Design top, start of the top module:
module top#(parameter m = 7)(
    input clk,
    input signed [m-1:0]noise_in,
    output reg signed [2*m-1:0]filter_out
);
Size: ~22 I/O pins, roughly 9400 um^2 of cells after synthesis.
export LEC_CHECK = 0
export ABC_AREA = 1
export CAP_MARGIN = 20
export CORE_MARGIN = 2
export CORE_UTILIZATION = 72
export CTS_CLUSTER_DIAMETER = 98
export PLACE_DENSITY = 0.79
export SLEW_MARGIN = 20
create_clock -name core_clock -period 5.51 [get_ports {clk}]
run.sh (not shown) runs the stock make flow with config.mk's settings and CLKGATE_MAP_FILE=.
The starting point finished with negative setup slack left.
Rerun with:
- ABC_AREA: 1 -> default
- CORE_UTILIZATION: 72 -> 40
- CTS_CLUSTER_DIAMETER: 98 -> default
- PLACE_DENSITY: 0.79 -> default
- SETUP_SLACK_MARGIN: default -> 0.16
- clock period: 5.51 -> 8.6 ns (I/O delays scaled with it)
What happened:
- The changed run completed without violations
- flip-flop count is unchanged
- die size went up by about 70%
- global-route usage decreases by 20 points
Rerun with:
- ABC_AREA: default -> 1
- CORE_UTILIZATION: 40 -> 72
- CTS_CLUSTER_DIAMETER: default -> 98
- CTS_CLUSTER_SIZE: default -> 23
- SETUP_SLACK_MARGIN: 0.16 -> -0.24
- clock period: 8.6 -> 4.78 ns (I/O delays scaled with it)
With this change the flow ran to the end with violations: negative setup slack.
Routed wire length grows by about 37%.
Design area grows by about 11%.
Synthesized area grows by 1.9%.
Sequential share of layout area shrinks by 1.7 points.
Non-clock buffer count grows by 101.
First-iteration DRC count grows by 110%.
Register-to-register slack degrades by 3.3 ns.
Synthesized cell count grows by about 9%.


== run A ==
Starting RTL as in the previous note.
Design top, start of the top module:
module top#(parameter m = 7)(
    input clk,
    input signed [m-1:0]noise_in,
    output reg signed [2*m-1:0]filter_out
);
    localparam signed [m-1:0] tap0 = 5;
    localparam signed [m-1:0] tap1 = 8;
    localparam signed [m-1:0] tap2 = 11;
    localparam signed [m-1:0] tap3 = 15;
    localparam signed [m-1:0] tap4 = 17;
    localparam signed [m-1:0] tap5 = 18;
    localparam signed [m-1:0] tap6 = 17;
    localparam signed [m-1:0] tap7 = 15;
    localparam signed [m-1:0] tap8 = 11;
    localparam signed [m-1:0] tap9 = 8;
    localparam signed [m-1:0] tap10 = 5;
    reg signed [m-1:0] register_0;
    reg signed [m-1:0] register_1;
    reg signed [m-1:0] register_2;
    reg signed [m-1:0] register_3;
    reg signed [m-1:0] register_4;
    reg signed [m-1:0] register_5;
    reg signed [m-1:0] register_6;
    reg signed [m-1:0] register_7;
    reg signed [m-1:0] register_8;
    reg signed [m-1:0] register_9;
    always@(posedge clk) begin
        register_0 <= noise_in;
        register_1 <= register_0;
        register_2 <= register_1;
        register_3 <= register_2;
        register_4 <= register_3;
        register_5 <= register_4;
        register_6 <= register_5;
        register_7 <= register_6;
        register_8 <= register_7;
        register_9 <= register_8;  
        filter_out <=  noise_in * tap0 +
                            register_0 * tap1 +
                            register_1 * tap2 +
                            register_2 * tap3 +
                            register_3 * tap4 +
                            register_4 * tap5 +
                            register_5 * tap6 +
                            register_6 * tap7 +
  ...
Settings: LEC_CHECK=0, CAP_MARGIN=20, CORE_MARGIN=2, CORE_UTILIZATION=69, SLEW_MARGIN=20; clock period 8.6 ns.
Run A reached the end of the flow, and the finished layout is clean on the timing, DRC and antenna checks.
Modified inputs, run B compared to run A
- CTS_CLUSTER_SIZE newly set to 16
- ABC_AREA newly set to 1
- SETUP_SLACK_MARGIN newly set to -0.3
- CTS_CLUSTER_DIAMETER newly set to 280
- CAP_MARGIN changed from 20 to 40
- CORE_UTILIZATION changed from 69 to 72
- the clock period (ns, I/O delays scaled along) changed from 8.6 to 4.87
Run B finished every stage; the final checks, however, were not passed, the failures being negative setup slack. | share of the cycle needed by the critical path after routing | run B vs run A | 41 points higher |. Global-route wire length before repair: run B > run A. Post-synth net total grows by a few percent when moving from run A to run B. Comparing the two runs side by side, run B comes out behind run A on worst setup slack. In the metrics for run A and run B, the one carrying the higher number of nets in the finished design is run B. Synthesized cell count (lower): run A. In the reports for run A and run B, the larger die outline height belongs to run A. First-iteration DRC count, run A and run B: lower on run A. Run A → run B: count of instances resized after the clock tree is built shows an increase of 50, core occupancy in the finished layout shows an increase of 12 points.
Input changes introduced in run C (baseline for comparison: run B):
- CAP_MARGIN now 20, was 40
- SETUP_SLACK_MARGIN now 0.04, was -0.3
- CTS_CLUSTER_SIZE now 88, was 16
- CTS_CLUSTER_DIAMETER no longer set, was 280
- PLACE_DENSITY now 0.78, previously not set
- HOLD_SLACK_MARGIN now 0.3, previously not set
- the clock period (ns, I/O delays scaled along) now 3.35, was 4.87
## What came out
- Finished, but not clean: run C, with negative setup slack.
- Per the comparison of run C with run B, final standard cell count with taps included and fillers excluded rose by 11, sum of met2 wire segment lengths after detailed routing rose about 3.7%, aggregate global-route resource usage higher, area added between synthesis and finish went up 1.1 points.
- Run C vs. run B: final critical-path setup slack moved down; first-pass GRT wire length moved up.
The following lists how run D was set up differently from run C:
- swapping 72 for 40 in CORE_UTILIZATION
- clearing HOLD_SLACK_MARGIN, which used to be 0.3
- clearing ABC_AREA, which used to be 1
- clearing CTS_CLUSTER_SIZE, which used to be 88
- clearing SETUP_SLACK_MARGIN, which used to be 0.04
- clearing PLACE_DENSITY, which used to be 0.78
- swapping 3.35 for 8.6 in the clock period (ns, I/O delays scaled along)
## What came out
The sequential portion of the cell area in run D was higher than what run C gave.
Run D finished every step from synthesis to the final layout, and the layout passed the timing, DRC and antenna checks.
On post-layout worst setup margin, run C loses to run D.
Routed length on met2, run D and run C: larger value in run C
Utilization after layout on run D is down relative to run C.
Diff run C -> run D | number of buffers other than clock buffers in the final layout | decrease of 108
Of run D and run C, the run reporting the lower largest fanout of any net on the critical path was run D.
[run D] transition at the pin with the smallest max-transition slack rose 0.042 ns relative to run C


top again, from the RTL that the note above started with.
Design top, start of the top module:
module top#(parameter m = 7)(
    input clk,
    input signed [m-1:0]noise_in,
    output reg signed [2*m-1:0]filter_out
);
clock: 3.35 ns
lec_check: 0
abc_area: 1
cap_margin: 20
core_margin: 2
core_utilization: 72
cts_cluster_diameter: 39
cts_cluster_size: 88
gpl_routability_driven: 0
hold_slack_margin: 0.3
place_density: 0.78
setup_slack_margin: 0.5
slew_margin: 20
The first run ran to the end with violations: setup timing.
Edit:
CAP_MARGIN = 5   (was 20)
CTS_CLUSTER_DIAMETER = 280   (was 39)
CTS_CLUSTER_SIZE = 22   (was 88)
GPL_ROUTABILITY_DRIVEN = unset   (was 0)
HOLD_SLACK_MARGIN = unset   (was 0.3)
PLACE_DENSITY = unset   (was 0.78)
SETUP_SLACK_MARGIN = -0.3   (was 0.5)
clock period = 4.87 ns   (was 3.35 ns; I/O delays follow)
Outcome: The new run finished but failed the layout checks on setup timing. Critical path depth increases by 3. Design area goes down by 1.3%. Routed wire length fell by 16%. Count of clock-buffer cells in the layout rises by 2. Non-clock buffer count shrinks by 14. Area after synthesis stays the same. Hold slack degrades by 0.0046 ns. Die area stays the same. Register-to-register slack gains 1.5 ns. Global-route usage falls by 2.6 points.
Edit:
ABC_AREA = unset   (was 1)
CTS_CLUSTER_DIAMETER = unset   (was 280)
CTS_CLUSTER_SIZE = unset   (was 22)
SETUP_SLACK_MARGIN = unset   (was -0.3)
clock period = 6.35 ns   (was 4.87 ns; I/O delays follow)
=> The new run finished but failed the layout checks on setup timing. Routed wire length decreases by 14%. Global-route usage goes down by 3.7 points. Area after synthesis is lower by 1.9%. Final cell count came out lower by 11%. Core utilization is lower by 3.7 points. Setup slack improved by 1.2 ns. Count of clock-buffer cells in the layout falls by 2.


Setup of run a:
top again, from the RTL that the note above started with.
Design top, start of the top module:
module top#(parameter m = 7)(
    input clk,
    input signed [m-1:0]noise_in,
    output reg signed [2*m-1:0]filter_out
);
clock: 8.79 ns
lec_check: 0
abc_area: 0
cap_margin: 20
cell_pad_in_sites_detail_placement: 1
core_aspect_ratio: 0.56
core_margin: 7
core_utilization: 46
cts_cluster_size: 91
max_routing_layer: met5
min_routing_layer: met1
slew_margin: 20
### run a -> run b
==> flow/config.mk <==
export PLATFORM = sky130hd
export DESIGN_NAME = top
export DESIGN_NICKNAME = top
export VERILOG_FILES = /design/flow/design.v
export SDC_FILE = /design/flow/constraint.sdc
export NUM_CORES = 4
export LEC_CHECK = 0
export CAP_MARGIN = 20
export CORE_MARGIN = 2
export CORE_UTILIZATION = 72
export CTS_CLUSTER_SIZE = 19
export SLEW_MARGIN = 20
==> flow/constraint.sdc <==
create_clock -name core_clock -period 5.9 [get_ports {clk}]
set_input_delay 1.1800 -clock core_clock [delete_from_list [all_inputs] [get_ports {clk}]]
set_output_delay 1.1800 -clock core_clock [all_outputs]
set_load 0.01 [all_outputs]
--- outcome ---
- Complete run, failing final checks: run b, reason setup timing.
- As of run b, critical path depth had risen by a few percent compared to run a.
- The setup slack number comes out higher for run a vs run b.
- Compared with run a, run b shows number of vias in the routed layout that has gone up by a little under 10%.
- Ratio of routed vias to standard cells for run b is higher than for run a.
- Looking at transition at the pin with the smallest max-transition slack, run b sits above run a.
- Run b vs run a — first-pass GRT wire length dropped by a few percent
- Summary of run b over run a: wire length went down by 6.9%; tally of filler cells in the layout fell by about 70%.
- Clock-buffer cell count: run b vs run a up 2
- On final count of negative-setup-slack endpoints: between run a and run b, it ends up lower for run a.


Setup of oak:
The RTL this note starts from:
==> flow/design.v <==
module top#(parameter m = 7)(
    input clk,
    input signed [m-1:0]noise_in,
    output reg signed [2*m-1:0]filter_out
);
    localparam signed [m-1:0] tap0 = 5;
    localparam signed [m-1:0] tap1 = 8;
    localparam signed [m-1:0] tap2 = 11;
    localparam signed [m-1:0] tap3 = 15;
    localparam signed [m-1:0] tap4 = 17;
    localparam signed [m-1:0] tap5 = 18;
    localparam signed [m-1:0] tap6 = 17;
    localparam signed [m-1:0] tap7 = 15;
    localparam signed [m-1:0] tap8 = 11;
    localparam signed [m-1:0] tap9 = 8;
    localparam signed [m-1:0] tap10 = 5;
    reg signed [m-1:0] register_0;
    reg signed [m-1:0] register_1;
    reg signed [m-1:0] register_2;
    reg signed [m-1:0] register_3;
    reg signed [m-1:0] register_4;
    reg signed [m-1:0] register_5;
    reg signed [m-1:0] register_6;
    reg signed [m-1:0] register_7;
    reg signed [m-1:0] register_8;
    reg signed [m-1:0] register_9;
    always@(posedge clk) begin
        register_0 <= noise_in;
        register_1 <= register_0;
        register_2 <= register_1;
        register_3 <= register_2;
        register_4 <= register_3;
        register_5 <= register_4;
        register_6 <= register_5;
        register_7 <= register_6;
        register_8 <= register_7;
        register_9 <= register_8;  
        filter_out <=  noise_in * tap0 +
                            register_0 * tap1 +
                            register_1 * tap2 +
                            register_2 * tap3 +
                            register_3 * tap4 +
                            register_4 * tap5 +
                            register_5 * tap6 +
                            register_6 * tap7 +
                            register_7 * tap8 +
                            register_8 * tap9 +
                            register_9 * tap10;
    end
endmodule
Settings: LEC_CHECK=0, ABC_AREA=1, CAP_MARGIN=20, CELL_PAD_IN_SITES_DETAIL_PLACEMENT=1, CELL_PAD_IN_SITES_GLOBAL_PLACEMENT=3, CORE_ASPECT_RATIO=1.86, CORE_MARGIN=2, CORE_UTILIZATION=44, CTS_CLUSTER_DIAMETER=94, CTS_CLUSTER_SIZE=43, GPL_ROUTABILITY_DRIVEN=1, MAX_ROUTING_LAYER=met4, MIN_ROUTING_LAYER=met2, SLEW_MARGIN=0; clock period 12.5 ns.
[inputs] pine vs oak
Settings: a change of SLEW_MARGIN from 0 to 20; a deleted GPL_ROUTABILITY_DRIVEN that had been 1; a deleted ABC_AREA that had been 1; a change of CTS_CLUSTER_DIAMETER from 94 to 98; a deleted MAX_ROUTING_LAYER that had been met4; a deleted CTS_CLUSTER_SIZE that had been 43; a deleted MIN_ROUTING_LAYER that had been met2; a deleted CELL_PAD_IN_SITES_GLOBAL_PLACEMENT that had been 3; a change of CORE_UTILIZATION from 44 to 72; a deleted CORE_ASPECT_RATIO that had been 1.86; a deleted CELL_PAD_IN_SITES_DETAIL_PLACEMENT that had been 1; a change of the clock period (ns, I/O delays scaled along) from 12.5 to 5.93.
Results
In pine the implementation completed, yet the final layout does not meet the checks, the culprit being negative setup slack.
Against oak, pine comes in about 7% lower on post-route non-filler standard cell count.
Higher area reported by Yosys stat was reported by oak, not pine.
Going from oak to pine, via count shrank by more than a quarter.
Origin of the worst setup path = noise_in[6]: oak; origin of the worst setup path = noise_in[3]: pine
Clock buffer count, pine and oak, higher one = pine.
The critical path depth in pine is 0.926 times that in oak.
Sort pine and oak by worst reg-to-reg path cell count, descending, and oak comes first.
pine against oak; routed wire length per instance is down by a few percent.
Final cell area excluding filler cells went up by a few percent going from oak to pine.
pine leaves less setup margin than oak.
Input-level comparison between birch and pine:
Settings: clearing CTS_CLUSTER_DIAMETER, which used to be 98; swapping 20 for 5 in CAP_MARGIN; putting CTS_CLUSTER_SIZE at 19 where nothing was set; putting SETUP_SLACK_MARGIN at 0.5 where nothing was set; swapping 5.93 for 5.75 in the clock period (ns, I/O delays scaled along).
Notes after the runs:
- birch — final worst-path cycle share 2.6 points higher, pine as reference
- Per the comparison of birch with pine, global-route usage over all layers now sits lower.
- Going from pine to birch, register share of the cell area held steady, routed length on met2 dropped about 7%, via count of the first global-routing pass moved up.
- pine has higher worst setup timing slack at the placement stage than birch.
- Of the runs birch and pine, none of them finished clean.
- Finished, but not clean: pine, with negative setup slack.
- STATUS run=birch STAGES=ALL_DONE FINAL_CHECKS=FAILED CAUSE=negative setup slack
- On data arrival time of the worst path, birch and pine are basically level.
- Sort birch and pine by met2 track utilization from global routing asc -> top: birch
[inputs] maple vs birch
Settings: CTS_CLUSTER_SIZE removed (was 19); HOLD_SLACK_MARGIN newly set to -0.06; SETUP_SLACK_MARGIN changed from 0.5 to 0.08; CAP_MARGIN changed from 5 to 20; CORE_UTILIZATION changed from 72 to 40; the clock period (ns, I/O delays scaled along) changed from 5.75 to 10.0.
Findings:
Of birch and maple, just one finished clean: maple. birch: complete, dirty (negative setup slack). Summary: with birch as the reference, number of global-route vias before repair in maple moved down by more than 10%. In maple, the total die size came out 77% above the value in birch. The setup slack of maple is larger than that of birch. | count of vias placed by the detailed router | higher: birch |.
For cedar, these inputs were changed with respect to maple:
Settings: putting GPL_ROUTABILITY_DRIVEN at 0 where nothing was set; putting GPL_TIMING_DRIVEN at 0 where nothing was set; putting ABC_AREA at 1 where nothing was set; swapping 20 for 0 in SLEW_MARGIN; swapping 0.08 for 2.35 in SETUP_SLACK_MARGIN; clearing HOLD_SLACK_MARGIN, which used to be -0.06; swapping 40 for 33 in CORE_UTILIZATION; putting CTS_CLUSTER_DIAMETER at 288 where nothing was set.
--- outcome ---
Diff maple -> cedar | minimum period implied by the final worst setup slack | decrease of 950 ps
Summary: with maple as the reference, routed wirelength normalized by instance count in cedar moved down by a little under 10%.
Fraction of area in registers: cedar vs maple down 0.95 points
Unique cell type count in the Yosys netlist (higher): maple
cedar against maple; cell count is up by more than 10%.
Summary of cedar over maple: met3 track demand over resource in global routing stayed essentially flat, first-iteration DRC count fell by 20.
